==> violet: inputs <==
// milestone1
module milestone1 (
	input logic CLOCK_50_I,                    
	input logic resetn,
	input  logic            M1_en,
	output  logic            M1_end,
	output logic   [17:0]   SRAM_address,
	input  logic   [15:0]   SRAM_read_data,
	output logic   [15:0]   SRAM_write_data,
	output logic            SRAM_we_n
);
Settings: LEC_CHECK=0, ABC_AREA=0, CAP_MARGIN=15, CORE_MARGIN=2, CORE_UTILIZATION=72, CTS_CLUSTER_DIAMETER=400, CTS_CLUSTER_SIZE=14, PLACE_DENSITY=0.95, SLEW_MARGIN=20; clock period 5.43 ns.
run.sh (not shown) runs the stock make flow with config.mk's settings and CLKGATE_MAP_FILE=.
==> lagoon: changes against violet <==
==> flow/config.mk (replaced) <==
export PLATFORM = sky130hd
export DESIGN_NAME = milestone1
export DESIGN_NICKNAME = milestone1
export VERILOG_FILES = /design/flow/design.v
export SDC_FILE = /design/flow/constraint.sdc
export NUM_CORES = 4
export LEC_CHECK = 0
export CAP_MARGIN = 15
export CORE_MARGIN = 2
export CORE_UTILIZATION = 71
export CTS_CLUSTER_DIAMETER = 210
export CTS_CLUSTER_SIZE = 31
export SETUP_SLACK_MARGIN = -0.85
export SLEW_MARGIN = 20
==> flow/constraint.sdc (replaced) <==
create_clock -name core_clock -period 8.61 [get_ports {CLOCK_50_I}]
set_input_delay 1.7220 -clock core_clock [delete_from_list [all_inputs] [get_ports {CLOCK_50_I}]]
set_output_delay 1.7220 -clock core_clock [all_outputs]
set_load 0.01 [all_outputs]
==> results <==
- lagoon never finished: it broke off in global routing (5_1_grt) on GRT-0232. violet did not get past global routing (5_1_grt).
- Die area: violet is smaller than lagoon (about 1.4%).
- Synthesized area is the same in violet and lagoon.
- In synthesized cell count, lagoon and violet do not differ.


==> trial 31: inputs <==
milestone1 again, from the RTL that the note above started with.
make LEC_CHECK=0 CAP_MARGIN=20 CORE_MARGIN=2 CORE_UTILIZATION=70 CTS_CLUSTER_DIAMETER=235 CTS_CLUSTER_SIZE=41 HOLD_SLACK_MARGIN=0.29 MAX_ROUTING_LAYER=met4 PLACE_DENSITY_LB_ADDON=0.02 SETUP_SLACK_MARGIN=0.34 SLEW_MARGIN=20 finish   # period 6.55 ns
==> build 96: changes against trial 31 <==
Settings changed: CORE_UTILIZATION 70 to 40, CTS_CLUSTER_DIAMETER 235 to not set, CTS_CLUSTER_SIZE 41 to not set, HOLD_SLACK_MARGIN 0.29 to not set, MAX_ROUTING_LAYER met4 to not set, PLACE_DENSITY_LB_ADDON 0.02 to not set, SETUP_SLACK_MARGIN 0.34 to 1.73.
==> flow/constraint.sdc (replaced) <==
create_clock -name core_clock -period 12.5 [get_ports {CLOCK_50_I}]
set_input_delay 2.5000 -clock core_clock [delete_from_list [all_inputs] [get_ports {CLOCK_50_I}]]
set_output_delay 2.5000 -clock core_clock [all_outputs]
set_load 0.01 [all_outputs]
==> build 56: changes against trial 31 <==
Settings changed: CAP_MARGIN 20 to 15, CORE_UTILIZATION 70 to 65, CTS_CLUSTER_DIAMETER 235 to not set, CTS_CLUSTER_SIZE 41 to not set, HOLD_SLACK_MARGIN 0.29 to not set, PLACE_DENSITY_LB_ADDON 0.02 to not set, SETUP_SLACK_MARGIN 0.34 to not set.
==> flow/constraint.sdc (replaced) <==
create_clock -name core_clock -period 8.43 [get_ports {CLOCK_50_I}]
set_input_delay 1.6860 -clock core_clock [delete_from_list [all_inputs] [get_ports {CLOCK_50_I}]]
set_output_delay 1.6860 -clock core_clock [all_outputs]
set_load 0.01 [all_outputs]
==> build 6: changes against trial 31 <==
Settings changed: CORE_UTILIZATION 70 to 65, CTS_CLUSTER_DIAMETER 235 to not set, CTS_CLUSTER_SIZE 41 to not set, HOLD_SLACK_MARGIN 0.29 to not set, MAX_ROUTING_LAYER met4 to not set, PLACE_DENSITY_LB_ADDON 0.02 to not set, SETUP_SLACK_MARGIN 0.34 to not set.
==> flow/constraint.sdc (replaced) <==
create_clock -name core_clock -period 10.2 [get_ports {CLOCK_50_I}]
set_input_delay 2.0400 -clock core_clock [delete_from_list [all_inputs] [get_ports {CLOCK_50_I}]]
set_output_delay 2.0400 -clock core_clock [all_outputs]
set_load 0.01 [all_outputs]
==> results <==
Build 96 finished with timing, DRC and antenna clean. Build 6 finished with timing, DRC and antenna clean. Build 56 failed in 5_1_grt. Trial 31 stopped in 5_1_grt. Of build 6 and build 96, build 6 has the higher critical path depth (gap 7). Against build 6, the first-iteration DRC count of build 96 is smaller by 21%. Flip-flop count is the same in build 6 and build 96. In build 6 the fmax is higher than in build 96, by 4.4%. Synthesized area is the same in build 6 and trial 31.
